oak:
// alu
module alu(
    input clk,
    input rst,
    input [31:0] op_a,         
    input [31:0] op_b,         
    input [2:0] op_code,       
    input mode_fp,             
    input round_mode,          
    input start,               
    output reg [31:0] result,  
    output reg valid_out,      
    output reg [4:0] flags     
);
clock: 11.9 ns
lec_check: 0
cap_margin: 20
core_margin: 2
core_utilization: 65
max_routing_layer: met4
slew_margin: 20
run.sh (not shown) runs the stock make flow with config.mk's settings and CLKGATE_MAP_FILE=.
In oak the implementation completed, yet the final layout does not meet the checks, the culprit being setup timing.
Inputs modified between oak and pine:
- a change of CORE_UTILIZATION from 65 to 35
- an added MIN_ROUTING_LAYER of met1
- an added PLACE_DENSITY_LB_ADDON of 0.27
- a deleted MAX_ROUTING_LAYER that had been met4
- an added CORE_ASPECT_RATIO of 1.21
- a change of CORE_MARGIN from 2 to 4
- a change of the clock period (ns, I/O delays scaled along) from 11.9 to 18.8
## What came out
- Across oak and pine, a clean result was obtained everywhere but in oak.
- To summarise oak: no stage aborted, but the layout did not pass its checks, failing on setup timing.
- pine ends up with a non-clock buffer count that is 646 lower than in oak.
- Against oak, pine reports a post-route standard cell area excluding fillers that is lower.
- oak has a higher relative contribution of combinational cells to total power than pine.
- Changes observed in pine relative to oak: post-detailed-placement half-perimeter wirelength went down, logic gate fraction of the total cell area picked up an extra 4.2 points, buffer share of cell area fell 8.6 points, clock distribution area overhead in the final layout went up 0.52 points, critical path depth went up.
- pine gives less routed wire length than oak did.
- Relative to oak, pine improves internal power component.
- Relative slew slack: pine vs oak up 1.1 points
What birch does differently from pine at the input level:
- CORE_ASPECT_RATIO: 1.21 -> unset
- MIN_ROUTING_LAYER: met1 -> unset
- PLACE_DENSITY_LB_ADDON: 0.27 -> unset
- CORE_UTILIZATION: 35 -> 30
- CORE_MARGIN: 4 -> 2
- the clock period (ns, I/O delays scaled along): 18.8 -> 14.7
==> results <==
pine ended up with temp_a[11]$_DFFE_PP_ as its launching element of the worst setup path; birch ended up with temp_b[10]$_DFFE_PP_. Of birch and pine, the run reporting the higher cell area after placement was birch. birch vs. pine: arrival time reported for the critical path endpoint went down by 3.29 ns. birch vs pine — footprint of the multi-input gates climbed by a few percent. Global-route track usage on met3, birch and pine, lower one = pine. Re layout-stage area growth over the synthesis result: birch is 12 points up on pine. The cell area after layout number comes out higher for birch vs pine. pine → birch: initial antenna violation count now sits higher; routed wire length moved up.
### birch -> maple
- PLACE_DENSITY now 0.87, previously not set
- CORE_ASPECT_RATIO now 0.88, previously not set
- MAX_ROUTING_LAYER now met4, previously not set
- CTS_CLUSTER_SIZE now 64, previously not set
- ABC_AREA now 0, previously not set
- CORE_UTILIZATION now 56, was 30
- the clock period (ns, I/O delays scaled along) now 21.5, was 14.7
### Flow results
- The higher floorplan core density of birch and maple is in maple.
- Diff birch -> maple | actual transition at the worst max-transition pin | decrease of 0.20 ns
- Relative to birch, the total of plain and repair buffers excluding clock buffers measured on maple has decreased by more than half.
- Compared with birch, maple shows a path length in cells of the critical path that is 11% higher.
- Cmp maple vs birch: minimum clock period higher in maple
- Compared to birch, maple was floorplanned on a smaller die.
What cedar does differently from maple at the input level:
- removing CTS_CLUSTER_SIZE (formerly 64)
- setting SETUP_SLACK_MARGIN to -1.17 for the first time
- removing CORE_ASPECT_RATIO (formerly 0.88)
- removing PLACE_DENSITY (formerly 0.87)
- changing CORE_UTILIZATION from 56 to 35
- removing ABC_AREA (formerly 0)
- removing MAX_ROUTING_LAYER (formerly met4)
- changing the clock period (ns, I/O delays scaled along) from 21.5 to 14.7
## What came out
- cedar: all stages done; final checks FAILED (setup timing).
- Route | cedar vs maple | wire longer in cedar
- maple → cedar: number of signal-net buffers in the layout picked up an extra 513; final standard cell utilization of the core lost 19 points; met2 capacity usage during global routing lost 13 points; transition at the pin with the smallest max-transition slack picked up an extra 0.081 ns; net switching power picked up an extra 65%.
- cedar vs maple, die size went up by 59%.
- The static leakage in cedar sits about 12% above the value recorded for maple.
- Looking only at time the worst path needs with I/O delays and setup, and setting everything else aside, the higher value of cedar and maple goes to maple.
- Comparing cedar and maple, filler cell count in the final layout is higher on cedar.
- On cedar: total power draw is 63% higher than what maple gave.


alu again, from the RTL that the note above started with.
export LEC_CHECK = 0
export ABC_AREA = 0
export CAP_MARGIN = 20
export CORE_ASPECT_RATIO = 1.13
export CORE_MARGIN = 3
export CORE_UTILIZATION = 70
export CTS_CLUSTER_DIAMETER = 356
export CTS_CLUSTER_SIZE = 45
export GPL_ROUTABILITY_DRIVEN = 1
export GPL_TIMING_DRIVEN = 1
export MAX_ROUTING_LAYER = met4
export PLACE_DENSITY_LB_ADDON = 0.02
export SETUP_SLACK_MARGIN = 3.22
export SLEW_MARGIN = 20
create_clock -name core_clock -period 12.2 [get_ports {clk}]
The starting point never finished: it broke off in 5_1_grt with GRT-0232.
Next try:
ABC_AREA = 1   (was 0)
CORE_ASPECT_RATIO = unset   (was 1.13)
CORE_MARGIN = 2   (was 3)
CORE_UTILIZATION = 72   (was 70)
CTS_CLUSTER_DIAMETER = unset   (was 356)
CTS_CLUSTER_SIZE = 97   (was 45)
GPL_ROUTABILITY_DRIVEN = unset   (was 1)
GPL_TIMING_DRIVEN = unset   (was 1)
MAX_ROUTING_LAYER = unset   (was met4)
PLACE_DENSITY_LB_ADDON = unset   (was 0.02)
SETUP_SLACK_MARGIN = unset   (was 3.22)
clock period = 21.5 ns   (was 12.2 ns; I/O delays follow)
Effect: The changed run went through all stages and came out clean. Synthesized cell count rose by 6.9%. Area after synthesis is lower by 3.5%. Die area shrinks by 7.5%.
Next try:
ABC_AREA = unset   (was 1)
CORE_MARGIN = 3   (was 2)
CORE_UTILIZATION = 35   (was 72)
CTS_CLUSTER_SIZE = unset   (was 97)
GPL_ROUTABILITY_DRIVEN = 1   (was unset)
PLACE_DENSITY = 0.91   (was unset)
SETUP_SLACK_MARGIN = -1.27   (was unset)
clock period = 15.2 ns   (was 21.5 ns; I/O delays follow)
Effect: The new run produced a layout that fails on negative setup slack; sequential share of layout area went down by 2.0 points; maximum frequency went up by 16%; worst setup slack is worse by 3.8 ns; clock-buffer cell count went up by 2; non-clock buffer count went up by 445.
Next try:
GPL_ROUTABILITY_DRIVEN = 0   (was 1)
PLACE_DENSITY = unset   (was 0.91)
SETUP_SLACK_MARGIN = 1.93   (was -1.27)
After rerunning:
- Now the flow passed the timing, design-rule and antenna checks
- combinational power decreases by about 3%
- sequential share of layout area hardly moves
- design area stays flat
- die area is unchanged
- utilization stays flat
- maximum frequency rose by 6.3%
- critical path depth drops by 1
- via count went down by 5.5%
- total power is lower by 2.0%


alu again, from the RTL that the note above started with.
==> flow/config.mk <==
export PLATFORM = sky130hd
export DESIGN_NAME = alu
export DESIGN_NICKNAME = alu
export VERILOG_FILES = /design/flow/design.v
export SDC_FILE = /design/flow/constraint.sdc
export NUM_CORES = 4
export LEC_CHECK = 0
export ABC_AREA = 1
export CAP_MARGIN = 20
export CORE_ASPECT_RATIO = 1.13
export CORE_MARGIN = 2
export CORE_UTILIZATION = 58
export CTS_CLUSTER_DIAMETER = 32
export CTS_CLUSTER_SIZE = 43
export GPL_ROUTABILITY_DRIVEN = 1
export GPL_TIMING_DRIVEN = 1
export HOLD_SLACK_MARGIN = 0.27
export MAX_ROUTING_LAYER = met4
export PLACE_DENSITY_LB_ADDON = 0.07
export SETUP_SLACK_MARGIN = 1.45
export SLEW_MARGIN = 20
==> flow/constraint.sdc <==
create_clock -name core_clock -period 8.34 [get_ports {clk}]
set_input_delay 1.6680 -clock core_clock [delete_from_list [all_inputs] [get_ports {clk}]]
set_output_delay 1.6680 -clock core_clock [all_outputs]
set_load 0.01 [all_outputs]
The starting point ended with an error in global routing (GRT-0116).
Edit:
- ABC_AREA: 1 -> not set
- CORE_ASPECT_RATIO: 1.13 -> not set
- CORE_UTILIZATION: 58 -> 13
- CTS_CLUSTER_DIAMETER: 32 -> not set
- CTS_CLUSTER_SIZE: 43 -> not set
- GPL_ROUTABILITY_DRIVEN: 1 -> not set
- GPL_TIMING_DRIVEN: 1 -> not set
- HOLD_SLACK_MARGIN: 0.27 -> not set
- MAX_ROUTING_LAYER: met4 -> not set
- PLACE_DENSITY_LB_ADDON: 0.07 -> not set
- SETUP_SLACK_MARGIN: 1.45 -> not set
- clock period: 8.34 -> 19.7 ns (I/O delays scaled with it)
Outcome: Now the flow went through all stages and came out clean. Synthesized area rises by a few percent. Die area came out higher to 4.6 times its value. Synthesized cell count is lower by a few percent.
Edit:
- CORE_UTILIZATION: 13 -> 35
- clock period: 19.7 -> 15.2 ns (I/O delays scaled with it)
What happened: The changed run completed with no timing, DRC or antenna violations. Via count came out higher by 2.8%. First-iteration DRC count falls by 0.91%. Wire length drops by 1.3%. Clock power grows by 37%. Total power rose by 38%.
Edit:
- CORE_UTILIZATION: 35 -> 51
- CTS_CLUSTER_SIZE: not set -> 97
- clock period: 15.2 -> 12.2 ns (I/O delays scaled with it)
Effect: With this change the flow finished with setup timing left. Die area went down by 31%. Maximum frequency is higher by 2.1%. Worst setup slack got worse by 2.7 ns. Synthesized cell count is unchanged. Register-to-register slack got worse by 2.7 ns. Total power went up by 30%. Final area rises by 5.2%. Hold slack got worse by 0.0035 ns.
Edit:
- ABC_AREA: not set -> 1
- CORE_UTILIZATION: 51 -> 72
- CTS_CLUSTER_DIAMETER: not set -> 348
- CTS_CLUSTER_SIZE: 97 -> 98
- PLACE_DENSITY: not set -> 0.36
- TNS_END_PERCENT: not set -> 10
- clock period: 12.2 -> 10.5 ns (I/O delays scaled with it)
What happened: With this change the flow stopped in global routing; synthesized area is lower by 3.5%; die size came out lower by 31%; synthesized cell count rose by about 7%.
Edit:
- CTS_CLUSTER_DIAMETER: 348 -> 132
- CTS_CLUSTER_SIZE: 98 -> 86
- HOLD_SLACK_MARGIN: not set -> 0.29
- PLACE_DENSITY: 0.36 -> not set
- PLACE_DENSITY_LB_ADDON: not set -> 0.08
- TNS_END_PERCENT: 10 -> not set
- clock period: 10.5 -> 8.13 ns (I/O delays scaled with it)
Outcome: The changed run failed in global routing on GRT-0116. Area after synthesis is unchanged. Die size does not change. Synthesized cell count does not change.


Setup of v41:
alu again, from the RTL that the note above started with.
// alu
module alu(
    input clk,
    input rst,
    input [31:0] op_a,         
    input [31:0] op_b,         
    input [2:0] op_code,       
    input mode_fp,             
    input round_mode,          
    input start,               
    output reg [31:0] result,  
    output reg valid_out,      
    output reg [4:0] flags     
);
==> flow/config.mk <==
export PLATFORM = sky130hd
export DESIGN_NAME = alu
export DESIGN_NICKNAME = alu
export VERILOG_FILES = /design/flow/design.v
export SDC_FILE = /design/flow/constraint.sdc
export NUM_CORES = 4
export LEC_CHECK = 0
export ABC_AREA = 0
export CAP_MARGIN = 20
export CELL_PAD_IN_SITES_GLOBAL_PLACEMENT = 3
export CORE_ASPECT_RATIO = 0.55
export CORE_MARGIN = 2
export CORE_UTILIZATION = 23
export CTS_CLUSTER_SIZE = 17
export GPL_ROUTABILITY_DRIVEN = 0
export HOLD_SLACK_MARGIN = 0.29
export MIN_ROUTING_LAYER = met2
export PLACE_DENSITY_LB_ADDON = 0.24
export SETUP_SLACK_MARGIN = 2.39
export SLEW_MARGIN = 20
==> flow/constraint.sdc <==
create_clock -name core_clock -period 8.41 [get_ports {clk}]
set_input_delay 1.6820 -clock core_clock [delete_from_list [all_inputs] [get_ports {clk}]]
set_output_delay 1.6820 -clock core_clock [all_outputs]
set_load 0.01 [all_outputs]
v41 terminated abnormally: global routing reported GRT-0232.
For v10, these inputs were changed with respect to v41:
# v41
export LEC_CHECK = 0
export ABC_AREA = 0
export CAP_MARGIN = 20
export CELL_PAD_IN_SITES_GLOBAL_PLACEMENT = 3
export CORE_ASPECT_RATIO = 0.55
export CORE_MARGIN = 2
export CORE_UTILIZATION = 23
export CTS_CLUSTER_SIZE = 17
export GPL_ROUTABILITY_DRIVEN = 0
export HOLD_SLACK_MARGIN = 0.29
export MIN_ROUTING_LAYER = met2
export PLACE_DENSITY_LB_ADDON = 0.24
export SETUP_SLACK_MARGIN = 2.39
export SLEW_MARGIN = 20
create_clock -name core_clock -period 8.41 [get_ports {clk}]
# v10
export LEC_CHECK = 0
export ABC_AREA = 1
export CAP_MARGIN = 20
export CORE_MARGIN = 2
export CORE_UTILIZATION = 72
export CTS_CLUSTER_DIAMETER = 163
export CTS_CLUSTER_SIZE = 97
export PLACE_DENSITY = 0.43
export SLEW_MARGIN = 20
export TNS_END_PERCENT = 5
create_clock -name core_clock -period 7.91 [get_ports {clk}]
--- outcome ---
- Comparing v10 and v41, the lower synthesized cell count is on v41.
- [v10] number of CTS-inserted buffers fell 32 relative to v41
- Number of cell instances after yosys synthesis up 6.9% in v10 wrt v41
- When v10 is measured against v41, its simple-gate area share of the yosys netlist turns out 2.4 points higher.
- v10 | ERROR | global routing
- Relative to v41, the die footprint of v10 is lower by 69%.
- v10 — adder and majority cell fraction of the synthesized area 1.1 points higher, v41 as reference
Inputs modified between v10 and v54:
# v10
export LEC_CHECK = 0
export ABC_AREA = 1
export CAP_MARGIN = 20
export CORE_MARGIN = 2
export CORE_UTILIZATION = 72
export CTS_CLUSTER_DIAMETER = 163
export CTS_CLUSTER_SIZE = 97
export PLACE_DENSITY = 0.43
export SLEW_MARGIN = 20
export TNS_END_PERCENT = 5
create_clock -name core_clock -period 7.91 [get_ports {clk}]
# v54
export LEC_CHECK = 0
export CAP_MARGIN = 20
export CORE_MARGIN = 2
export CORE_UTILIZATION = 35
export SLEW_MARGIN = 20
create_clock -name core_clock -period 14.7 [get_ports {clk}]
--- outcome ---
v54 completed; timing, DRC and antenna clean
Going from v10 to v54, area after synthesis rose by 1600 um2; xor and xnor area share after synthesis rose by 1.1 points; area share of fa/ha/maj cells after synthesis fell by 1.1 points.
diff inputs: v54 => v52
# v54
export LEC_CHECK = 0
export CAP_MARGIN = 20
export CORE_MARGIN = 2
export CORE_UTILIZATION = 35
export SLEW_MARGIN = 20
create_clock -name core_clock -period 14.7 [get_ports {clk}]
# v52
export LEC_CHECK = 0
export CAP_MARGIN = 20
export CELL_PAD_IN_SITES_DETAIL_PLACEMENT = 1
export CORE_MARGIN = 2
export CORE_UTILIZATION = 40
export MAX_ROUTING_LAYER = met4
export SLEW_MARGIN = 20
export TNS_END_PERCENT = 35
create_clock -name core_clock -period 15.2 [get_ports {clk}]
## What came out
- v52 was carried through to the last stage, and its layout satisfied the timing, design-rule and antenna checks.
- No stage failed in v54, and the final checks on the layout all came back clean.
- [v52] cell count fell 5.7% relative to v54
- The global-route usage in v52 was higher than what v54 gave.
- Going from v54 to v52, half-perimeter wire length after placement rose 11000 um, die area fell about 12%, fraction of area in multi-input gates rose 1.7 points, wire length rose 5.7%, net switching share of the total power rose 2.0 points.
- In terms of total DRC errors in the routed layout, v52 and v54 differ only marginally.
- v52 has more setup slack than v54.
- As of v52, final-stage net count had fallen by a few percent compared to v54.
- For v54, the library cell contributing the largest single delay on the critical path was or4_4, unlike v52, where it was or4b_4.


alu again, from the RTL that the note above started with.
export LEC_CHECK = 0
export ABC_AREA = 0
export CAP_MARGIN = 20
export CORE_ASPECT_RATIO = 1.13
export CORE_MARGIN = 2
export CORE_UTILIZATION = 54
export CTS_CLUSTER_DIAMETER = 58
export CTS_CLUSTER_SIZE = 43
export GPL_ROUTABILITY_DRIVEN = 1
export GPL_TIMING_DRIVEN = 1
export MAX_ROUTING_LAYER = met5
export PLACE_DENSITY_LB_ADDON = 0.01
export SLEW_MARGIN = 0
create_clock -name core_clock -period 12.2 [get_ports {clk}]
The first run finished but failed the layout checks on setup timing.
Next try:
- CORE_MARGIN: 2 -> 3
- CORE_UTILIZATION: 54 -> 70
- CTS_CLUSTER_DIAMETER: 58 -> 356
- CTS_CLUSTER_SIZE: 43 -> 45
- MAX_ROUTING_LAYER: met5 -> met4
- PLACE_DENSITY_LB_ADDON: 0.01 -> 0.0
- SETUP_SLACK_MARGIN: default -> 0.44
- SLEW_MARGIN: 0 -> 20
- clock period: 12.2 -> 11.1 ns (I/O delays scaled with it)
The new run ended with an error in global routing with ODB-0269.
Synthesized cell count stays the same.
Die size is lower by about 21%.
Area after synthesis stays the same.
Power figures rest on the tool's default switching activity, not on a simulated workload.
